==> inputs of run H <==
==> flow/design.v <==
`timescale 1ns/10ps
module SVD (
    clk,
    rst,
    we,
    oe,
    data_i,
    element_sel,
    ready,
    data_o_UV,
    data_o_S
);
input                clk;
input                rst;
input                we;
input                oe;
input         [1:0]  element_sel;
input         [4:0]  data_i;
output reg           ready;
output        [7:0]  data_o_UV;
output        [6:0]  data_o_S;
parameter STAND_BY   = 3'd0;
parameter DATA_IN    = 3'd1;
parameter CACULATION = 3'd2;
parameter READY      = 3'd3;
parameter DATA_OUT   = 3'd4;
parameter INPUT_0    = 2'd0;
parameter INPUT_1    = 2'd1;
parameter INPUT_2    = 2'd2;
parameter INPUT_3    = 2'd3;
parameter OUTPUT_0   = 2'd0;
parameter OUTPUT_1   = 2'd1;
parameter OUTPUT_2   = 2'd2;
parameter OUTPUT_3   = 2'd3;
wire                 next_start;
wire                 next_output_bit_sel;
wire                 finish;
wire                 ready_next;
reg           [2:0]  state;
reg           [2:0]  next_state;
reg                  start;
reg                  output_bit_sel;
reg           [2:0]  element_cnt;
reg           [2:0]  next_element_cnt;
reg    signed [9:0]  a0_i;
reg    signed [9:0]  a1_i;
reg    signed [9:0]  a2_i;
reg    signed [9:0]  a3_i;
reg    signed [9:0]  next_a0_i;
reg    signed [9:0]  next_a1_i;
reg    signed [9:0]  next_a2_i;
reg    signed [9:0]  next_a3_i;
reg           [7:0]  data_o_UV_r;
reg           [6:0]  data_o_S_r;
wire   signed [13:0] S0, S1, S2, S3;         
wire   signed [7:0]  U0, U1, U2, U3;
wire   signed [7:0]  V0, V1, V2, V3;
reg    signed [10:0] U[0:1][0:1],            
                     U_next[0:1][0:1],
                     V[0:1][0:1],
                     V_next[0:1][0:1];
reg    signed [17:0] S[0:1][0:1],            
                     S_next[0:1][0:1];
reg                  uv_count;
wire                 uv_count_next;
reg           [3:0]  i_count;
wire          [3:0]  i_count_next;
reg                  ref_count;
wire                 ref_count_next;
reg           [1:0]  state_c, 
                     state_c_next;
reg    signed [26:0] temp_S[0:1][0:1];
reg    signed [19:0] temp_U[0:1][0:1],
                     temp_V[0:1][0:1];
parameter UV_COUNT  = 1'd1;
parameter I_COUNT   = 4'd9;
parameter REF_COUNT = 1'd1;
parameter WAIT      = 2'd0;
parameter ROTATE    = 2'd1;
parameter MULTIPLY  = 2'd2;
parameter REFLECT   = 2'd3;
wire signed [17:0] KS  = 18'b0_0000_0000_010_111_100;
wire signed [10:0] KUV = 11'b0_0_100_110_101;
integer i, j;
assign next_start  = (element_cnt == 3'd3 && next_element_cnt == 3'd4)? 1'd1 : 1'd0;
assign next_output_bit_sel = (state == DATA_OUT || state == DATA_IN)? ~output_bit_sel : 1'd0; 
assign finish = (state == DATA_OUT && element_sel == OUTPUT_3 && output_bit_sel == 1'd1)? 1'd1 : 1'd0;
assign data_o_UV   = data_o_UV_r;
assign data_o_S   = data_o_S_r;
always@(*) begin
    case(state)
        STAND_BY:begin
            if(we == 1'd1) next_state = DATA_IN;
            else next_state = STAND_BY;
        end
        DATA_IN:begin
            if(start == 1'd1) next_state = CACULATION;
            else next_state = DATA_IN;
        end
        CACULATION:begin
            if(ready == 1'd1) next_state = READY;
            else next_state = CACULATION;
        end
        READY:begin
            if(oe == 1'd1) next_state = DATA_OUT;
            else next_state = READY;
        end
        DATA_OUT:begin
            if(finish == 1'd1) next_state = STAND_BY;
            else next_state = DATA_OUT;
        end
        default:next_state = state;
    endcase
end
always@(*) begin
    next_a0_i        = a0_i;
    next_a1_i        = a1_i;
    next_a2_i        = a2_i;
    next_a3_i        = a3_i;
    next_element_cnt = 3'd0;
    data_o_UV_r      = 8'd0;
    data_o_S_r       = 7'd0;
    case(state)
        DATA_IN:begin
            case(element_sel)
                INPUT_0: begin
                    if(output_bit_sel == 1'd0) begin
                        next_a0_i[4:0] = data_i;
                        next_element_cnt = element_cnt;
                    end
                    else begin
                        next_a0_i[9:5] = data_i;
                        next_element_cnt = element_cnt + 3'd1;
                    end
                end
                INPUT_1:begin
                    if(output_bit_sel == 1'd0) begin
                        next_a1_i[4:0] = data_i;
                        next_element_cnt = element_cnt;
                    end
                    else begin
                        next_a1_i[9:5] = data_i;
                        next_element_cnt = element_cnt + 3'd1;
                    end
                end
                INPUT_2:begin
                    if(output_bit_sel == 1'd0) begin
                        next_a2_i[4:0] = data_i;
                        next_element_cnt = element_cnt;
                    end
                    else begin
                        next_a2_i[9:5] = data_i;
                        next_element_cnt = element_cnt + 3'd1;
                    end
                end
                INPUT_3:begin 
                    if(output_bit_sel == 1'd0) begin
                        next_a3_i[4:0] = data_i;
                        next_element_cnt = element_cnt;
                    end
                    else begin
                        next_a3_i[9:5] = data_i;
                        next_element_cnt = element_cnt + 3'd1;
                    end
                end
            endcase
        end
        DATA_OUT:begin
            case(element_sel)
                OUTPUT_0: begin
                    if(output_bit_sel == 1'd0) begin
                        data_o_UV_r = U0[7:0];
                        data_o_S_r  = S0[6:0];
                    end
                    else begin
                        data_o_UV_r = V0[7:0];
                        data_o_S_r  = S0[13:7];
                    end
                end
                OUTPUT_1: begin
                    if(output_bit_sel == 1'd0) begin
                        data_o_UV_r = U1[7:0];
                        data_o_S_r  = S1[6:0];
                    end
                    else begin
                        data_o_UV_r = V1[7:0];
                        data_o_S_r  = S1[13:7];
                    end
                end
                OUTPUT_2: begin
                    if(output_bit_sel == 1'd0) begin
                        data_o_UV_r = U2[7:0];
                        data_o_S_r  = S2[6:0];
                    end
                    else begin
                        data_o_UV_r = V2[7:0];
                        data_o_S_r  = S2[13:7];
                    end
                end
                OUTPUT_3: begin
                    if(output_bit_sel == 1'd0) begin
                        data_o_UV_r = U3[7:0];
                        data_o_S_r  = S3[6:0];
                    end
                    else begin
                        data_o_UV_r = V3[7:0];
                        data_o_S_r  = S3[13:7];
                    end
                end
            endcase
        end
        default:begin
            next_a0_i        = a0_i;
            next_a1_i        = a1_i;
            next_a2_i        = a2_i;
            next_a3_i        = a3_i;
            next_element_cnt = 3'd0;
            data_o_UV_r      = 8'd0;
            data_o_S_r       = 7'd0;
        end
    endcase
end
assign uv_count_next  = (state_c == WAIT)? 1'd0: uv_count + 1'b1;
assign i_count_next   = (start == 1'd1 || (uv_count == UV_COUNT && i_count == I_COUNT))? 
                            4'd0: (uv_count == UV_COUNT)? i_count + 4'd1: i_count;
assign ref_count_next = (state_c == MULTIPLY && state_c_next == REFLECT)? 1'd0: ~ref_count;
assign ready_next = (start == 1'd1)? 1'd0: (state_c == REFLECT && ref_count == REF_COUNT)? 1'd1: ready;
assign S0 = S[0][0] >>> 4;
assign S1 = S[0][1] >>> 4;
assign S2 = S[1][0] >>> 4;
assign S3 = S[1][1] >>> 4;
assign U0 = U[0][0] >>> 3;
assign U1 = U[0][1] >>> 3;
assign U2 = U[1][0] >>> 3;
assign U3 = U[1][1] >>> 3;
assign V0 = V[0][0] >>> 3;
assign V1 = V[0][1] >>> 3;
assign V2 = V[1][0] >>> 3;
assign V3 = V[1][1] >>> 3;
always@(*) begin
    state_c_next = state_c;
    case(state_c)
        WAIT:     if(start == 1'd1) state_c_next = ROTATE;
        ROTATE:   if(uv_count == UV_COUNT && i_count == I_COUNT) state_c_next = MULTIPLY;
        MULTIPLY: state_c_next = REFLECT;
        REFLECT:  if(ref_count == REF_COUNT) state_c_next = WAIT;
    endcase
end
always@(*) begin
    temp_S[0][0] = 27'd0;
    temp_S[0][1] = 27'd0;
    temp_S[1][0] = 27'd0;
    temp_S[1][1] = 27'd0;
    temp_U[0][0] = 20'd0;
    temp_U[0][1] = 20'd0;
    temp_U[1][0] = 20'd0;
    temp_U[1][1] = 20'd0;
    temp_V[0][0] = 20'd0;
    temp_V[0][1] = 20'd0;
    temp_V[1][0] = 20'd0;
    temp_V[1][1] = 20'd0;
    S_next[0][0] = S[0][0];
    S_next[0][1] = S[0][1];
    S_next[1][0] = S[1][0];
    S_next[1][1] = S[1][1];
    U_next[0][0] = U[0][0];
    U_next[0][1] = U[0][1];
    U_next[1][0] = U[1][0];
    U_next[1][1] = U[1][1];
    V_next[0][0] = V[0][0];
    V_next[0][1] = V[0][1];
    V_next[1][0] = V[1][0];
    V_next[1][1] = V[1][1];
    case(state_c)
        WAIT: begin
            if(start == 1'd1) begin
                S_next[0][0] = $signed({ {2{a0_i[9]}}, a0_i[8:0], 7'b0 });
                S_next[0][1] = $signed({ {2{a1_i[9]}}, a1_i[8:0], 7'b0 });
                S_next[1][0] = $signed({ {2{a2_i[9]}}, a2_i[8:0], 7'b0 });
                S_next[1][1] = $signed({ {2{a3_i[9]}}, a3_i[8:0], 7'b0 });
                U_next[0][0] = 11'd512;
                U_next[0][1] = 11'd0;
                U_next[1][0] = 11'd0;
                U_next[1][1] = 11'd512;
                V_next[0][0] = 11'd512;
                V_next[0][1] = 11'd0;
                V_next[1][0] = 11'd0;
                V_next[1][1] = 11'd512;
            end
        end
        ROTATE: begin
            if(uv_count == 1'd0 && S[1][0] != $signed(18'd0)) begin  
                if(S[0][0][17] ^ S[1][0][17]) begin
                    S_next[0][0] = S[0][0] - (S[1][0] >>> i_count);
                    S_next[1][0] = S[1][0] + (S[0][0] >>> i_count);
                    S_next[0][1] = S[0][1] - (S[1][1] >>> i_count);
                    S_next[1][1] = S[1][1] + (S[0][1] >>> i_count);
                    U_next[0][0] = U[0][0] - (U[0][1] >>> i_count);
                    U_next[0][1] = U[0][1] + (U[0][0] >>> i_count);
                    U_next[1][0] = U[1][0] - (U[1][1] >>> i_count);
                    U_next[1][1] = U[1][1] + (U[1][0] >>> i_count);
                end
                else begin
                    S_next[0][0] = S[0][0] + (S[1][0] >>> i_count);
                    S_next[1][0] = S[1][0] - (S[0][0] >>> i_count);
                    S_next[0][1] = S[0][1] + (S[1][1] >>> i_count);
                    S_next[1][1] = S[1][1] - (S[0][1] >>> i_count);
                    U_next[0][0] = U[0][0] + (U[0][1] >>> i_count);
                    U_next[0][1] = U[0][1] - (U[0][0] >>> i_count);
                    U_next[1][0] = U[1][0] + (U[1][1] >>> i_count);
                    U_next[1][1] = U[1][1] - (U[1][0] >>> i_count);
                end
            end
            else if(uv_count == 1'd1 && S[0][1] != $signed(18'd0))begin
                if(S[0][0][17] ^ S[0][1][17]) begin  
                    S_next[0][0] = S[0][0] - (S[0][1] >>> i_count);
                    S_next[0][1] = S[0][1] + (S[0][0] >>> i_count);
                    S_next[1][0] = S[1][0] - (S[1][1] >>> i_count);
                    S_next[1][1] = S[1][1] + (S[1][0] >>> i_count);
                    V_next[0][0] = V[0][0] - (V[0][1] >>> i_count);
                    V_next[0][1] = V[0][1] + (V[0][0] >>> i_count);
                    V_next[1][0] = V[1][0] - (V[1][1] >>> i_count);
                    V_next[1][1] = V[1][1] + (V[1][0] >>> i_count);
                end
                else begin
                    S_next[0][0] = S[0][0] + (S[0][1] >>> i_count);
                    S_next[0][1] = S[0][1] - (S[0][0] >>> i_count);
                    S_next[1][0] = S[1][0] + (S[1][1] >>> i_count);
                    S_next[1][1] = S[1][1] - (S[1][0] >>> i_count);
                    V_next[0][0] = V[0][0] + (V[0][1] >>> i_count);
                    V_next[0][1] = V[0][1] - (V[0][0] >>> i_count);
                    V_next[1][0] = V[1][0] + (V[1][1] >>> i_count);
                    V_next[1][1] = V[1][1] - (V[1][0] >>> i_count);
                end
            end
        end
        MULTIPLY: begin
            temp_S[0][0] = KS * S[0][0];
            temp_S[0][1] = KS * S[0][1];
            temp_S[1][0] = KS * S[1][0];
            temp_S[1][1] = KS * S[1][1];
            temp_U[0][0] = KUV * U[0][0];
            temp_U[0][1] = KUV * U[0][1];
            temp_U[1][0] = KUV * U[1][0];
            temp_U[1][1] = KUV * U[1][1];
            temp_V[0][0] = KUV * V[0][0];
            temp_V[0][1] = KUV * V[0][1];
            temp_V[1][0] = KUV * V[1][0];
            temp_V[1][1] = KUV * V[1][1];
            S_next[0][0] = temp_S[0][0] >>> 9; 
            S_next[0][1] = temp_S[0][1] >>> 9; 
            S_next[1][0] = temp_S[1][0] >>> 9; 
            S_next[1][1] = temp_S[1][1] >>> 9; 
            U_next[0][0] = temp_U[0][0] >>> 9; 
            U_next[0][1] = temp_U[0][1] >>> 9; 
            U_next[1][0] = temp_U[1][0] >>> 9; 
            U_next[1][1] = temp_U[1][1] >>> 9; 
            V_next[0][0] = temp_V[0][0] >>> 9; 
            V_next[0][1] = temp_V[0][1] >>> 9; 
            V_next[1][0] = temp_V[1][0] >>> 9; 
            V_next[1][1] = temp_V[1][1] >>> 9; 
        end
        REFLECT: begin
            if(S[ref_count][ref_count][17] == 1'd1) begin
                S_next[0][ref_count] = $signed(~S[0][ref_count] + 18'd1);
                S_next[1][ref_count] = $signed(~S[1][ref_count] + 18'd1);
                V_next[0][ref_count] = $signed(~V[0][ref_count] + 11'd1);
                V_next[1][ref_count] = $signed(~V[1][ref_count] + 11'd1);
            end
        end
    endcase
end
always@(posedge clk or negedge rst) begin
	if(!rst) begin
        state           <= STAND_BY;
        start           <= 1'd0;
        element_cnt     <= 3'd0;
        output_bit_sel  <= 1'd0;
        a0_i            <= 10'd0;
        a1_i            <= 10'd0;
        a2_i            <= 10'd0;
        a3_i            <= 10'd0;
        for(i = 0; i != 2; i = i + 1) begin
            for(j = 0; j != 2; j = j + 1) begin
                S[i][j] <= 18'd0;
                U[i][j] <= 11'd0;
                V[i][j] <= 11'd0;
            end
        end
        ready           <= 1'd1;
        uv_count        <= 1'd0;
        i_count         <= 4'd0;
        ref_count       <= 1'd0;
        state_c         <= WAIT;
	end
	else begin
        state           <= next_state;
        start           <= next_start;
        element_cnt     <= next_element_cnt;
        output_bit_sel  <= next_output_bit_sel;
        a0_i            <= next_a0_i;
        a1_i            <= next_a1_i;
        a2_i            <= next_a2_i;
        a3_i            <= next_a3_i;
        for(i = 0; i != 2; i = i + 1) begin
            for(j = 0; j != 2; j = j + 1) begin
                S[i][j] <= S_next[i][j];
                U[i][j] <= U_next[i][j];
                V[i][j] <= V_next[i][j];
            end
        end
        ready           <= ready_next;
        uv_count        <= uv_count_next;
        i_count         <= i_count_next;
        ref_count       <= ref_count_next;
        state_c         <= state_c_next;
	end
end
endmodule
==> flow/run.sh <==
#!/bin/bash
# the make line also repeats each setting of config.mk as NAME=value (left out here)
make -C /OpenROAD-flow-scripts/flow DESIGN_CONFIG=/design/flow/config.mk WORK_HOME=/design/flow/orfs CLKGATE_MAP_FILE= finish
==> flow/config.mk <==
export PLATFORM = sky130hd
export DESIGN_NAME = SVD
export DESIGN_NICKNAME = SVD
export VERILOG_FILES = /design/flow/design.v
export SDC_FILE = /design/flow/constraint.sdc
export NUM_CORES = 4
export LEC_CHECK = 0
export ABC_AREA = 1
export CAP_MARGIN = 5
export CORE_ASPECT_RATIO = 0.87
export CORE_MARGIN = 2
export CORE_UTILIZATION = 40
export CTS_CLUSTER_DIAMETER = 164
export CTS_CLUSTER_SIZE = 31
export GPL_ROUTABILITY_DRIVEN = 0
export MIN_ROUTING_LAYER = met2
export SETUP_SLACK_MARGIN = -0.28
export SLEW_MARGIN = 30
==> flow/constraint.sdc <==
create_clock -name core_clock -period 8.0 [get_ports {clk}]
set_input_delay 1.6000 -clock core_clock [delete_from_list [all_inputs] [get_ports {clk}]]
set_output_delay 1.6000 -clock core_clock [all_outputs]
set_load 0.01 [all_outputs]
==> run B (differences from run H) <==
- ABC_AREA: 1 -> default
- CAP_MARGIN: 5 -> 20
- CORE_ASPECT_RATIO: 0.87 -> default
- CORE_UTILIZATION: 40 -> 68
- CTS_CLUSTER_DIAMETER: 164 -> default
- CTS_CLUSTER_SIZE: 31 -> default
- GPL_ROUTABILITY_DRIVEN: 0 -> default
- MIN_ROUTING_LAYER: met2 -> default
- SETUP_SLACK_MARGIN: -0.28 -> default
- SLEW_MARGIN: 30 -> 20
==> flow/constraint.sdc (replaced) <==
create_clock -name core_clock -period 12.6 [get_ports {clk}]
set_input_delay 2.5200 -clock core_clock [delete_from_list [all_inputs] [get_ports {clk}]]
set_output_delay 2.5200 -clock core_clock [all_outputs]
set_load 0.01 [all_outputs]
==> run R (differences from run H) <==
- ABC_AREA: 1 -> default
- CAP_MARGIN: 5 -> 15
- CELL_PAD_IN_SITES_GLOBAL_PLACEMENT: default -> 1
- CORE_ASPECT_RATIO: 0.87 -> default
- CORE_MARGIN: 2 -> 7
- CTS_CLUSTER_DIAMETER: 164 -> 258
- CTS_CLUSTER_SIZE: 31 -> default
- GPL_TIMING_DRIVEN: default -> 1
- HOLD_SLACK_MARGIN: default -> 0.09
- MIN_ROUTING_LAYER: met2 -> default
- PLACE_DENSITY_LB_ADDON: default -> 0.13
- SETUP_SLACK_MARGIN: -0.28 -> default
- SLEW_MARGIN: 30 -> 20
==> flow/constraint.sdc (replaced) <==
create_clock -name core_clock -period 7.67 [get_ports {clk}]
set_input_delay 1.5340 -clock core_clock [delete_from_list [all_inputs] [get_ports {clk}]]
set_output_delay 1.5340 -clock core_clock [all_outputs]
set_load 0.01 [all_outputs]
==> run K (differences from run H) <==
- ABC_AREA: 1 -> default
- CAP_MARGIN: 5 -> 20
- CORE_ASPECT_RATIO: 0.87 -> 0.97
- CORE_UTILIZATION: 40 -> 65
- CTS_CLUSTER_DIAMETER: 164 -> 248
- CTS_CLUSTER_SIZE: 31 -> default
- GPL_ROUTABILITY_DRIVEN: 0 -> 1
- MIN_ROUTING_LAYER: met2 -> default
- SETUP_SLACK_MARGIN: -0.28 -> default
- SLEW_MARGIN: 30 -> 20
==> flow/constraint.sdc (replaced) <==
create_clock -name core_clock -period 6.54 [get_ports {clk}]
set_input_delay 1.3080 -clock core_clock [delete_from_list [all_inputs] [get_ports {clk}]]
set_output_delay 1.3080 -clock core_clock [all_outputs]
set_load 0.01 [all_outputs]
==> run summary <==
The following summarizes the physical implementation.

Status
The run finished with no timing, DRC or antenna violations.

Floorplan
The floorplan step defined a core boundary enclosing 0.0795 sq mm.

Clock network
The number of clock buffers added by TritonCTS is 30. The total of cells resized after clock tree synthesis is 1.

Yosys
In the synthesized netlist, the cells that appear most often are ha_1, inv_1, nand2_1. Looking at the gate-level netlist, the highest instance count belongs to ha_1. The cell count in the Yosys report is 5,994. The post-synthesis compound-gate area fraction is 15.9%. After synthesis, the share of cell area in mux cells is 9.73%. The main area contributors are ha_1, fa_1, dfrtp_1. A synthesized cell averages 8.67 sq um. The number of nets produced by synthesis is 7,209.

Global routing
The aggregate global routing overflow is 0. The global routing report lists met1 layer usage as 59.8%.

Placed design
The worst slack after detailed placement is -0.100 ns. The total half-perimeter wirelength after legalization and detailed placement is 133,000 um.
the above is filed under run K

==> run summary <==
Summary of implementation figures.

Status
The flow did not finish. The run ended at global routing (5_1_grt). The first error in the log reads "[ERROR GRT-0116] Global routing finished with congestion. Check the congestion regions in the DRC Viewer".

Yosys
The number of nets produced by synthesis is 9,026. The post-synthesis compound-gate area fraction is 17.7%. The synthesis run shows the most used standard cells to be nand2_1, inv_1, ha_1.

A synthesized cell averages 6.81 sq um. Among all cell types in the netlist, the one instantiated most often is nand2_1. For reference, the mux area share after synthesis is 0.228%.

For this design, Yosys synthesis ends with a cell count of 7,811.

Placed design
Note, the detailed placer reported a final HPWL of 153,000 um.

Clock network
Post-CTS repair ended up resizing 0 cells. The CTS report gives the tree buffer count as 12.

Floorplan
The core region area is 0.132 sq mm.

Global routing
Summed over all layers, the global routing overflow is 11.
the above is filed under run H

==> run summary <==
The following summarizes the physical implementation.

Status
The flow ran to the end and the layout has no timing, DRC or antenna violations.

Yosys
The post-synthesis compound-gate area fraction is 15.9%. The synthesis run shows multiplexers occupying 9.73% of the cell area. The cell count in the Yosys report is 5,994. For reference, the top cells by count after synthesis are ha_1, inv_1, nand2_1. The number of nets in the synthesized netlist is 7,209. The average instance area after synthesis is 8.67 sq um.

Yosys attributes the largest share of cell area to ha_1, fa_1, dfrtp_1.

Global routing
The global route stage reports its total congestion overflow as 0. Global routing used 34.5% of the available met1 tracks.

Placed design
Prior to clock tree synthesis, the placed netlist has a worst setup slack of 0.567 ns. The total half-perimeter wirelength after legalization and detailed placement is 144,000 um.

Floorplan
The core region area is 0.129 sq mm. Measured along the y axis, the die boundary spans 374 um.

Clock network
The total of cells resized after clock tree synthesis is 0. TritonCTS created 34 clock buffers.
the above is filed under run R

==> run summary <==
The following summarizes the physical implementation.

Status
The flow ran to the end and the layout has no timing, DRC or antenna violations.

Global routing
The aggregate global routing overflow is 0.

Yosys
For this design, Yosys synthesis ends with a cell count of 5,994. The number of nets produced by synthesis is 7,209. Yosys attributes the largest share of cell area to ha_1, fa_1, dfrtp_1. The post-synthesis mux area share is 9.73%. After synthesis, the most frequently instantiated cells are ha_1, inv_1, nand2_1.

Placed design
The worst slack after detailed placement is 4.03 ns. The total half-perimeter wirelength after legalization and detailed placement is 124,000 um.

Floorplan
The floorplan step defined a core boundary enclosing 0.0758 sq mm.

Clock network
The total of cells resized after clock tree synthesis is 0.
the above is filed under run B

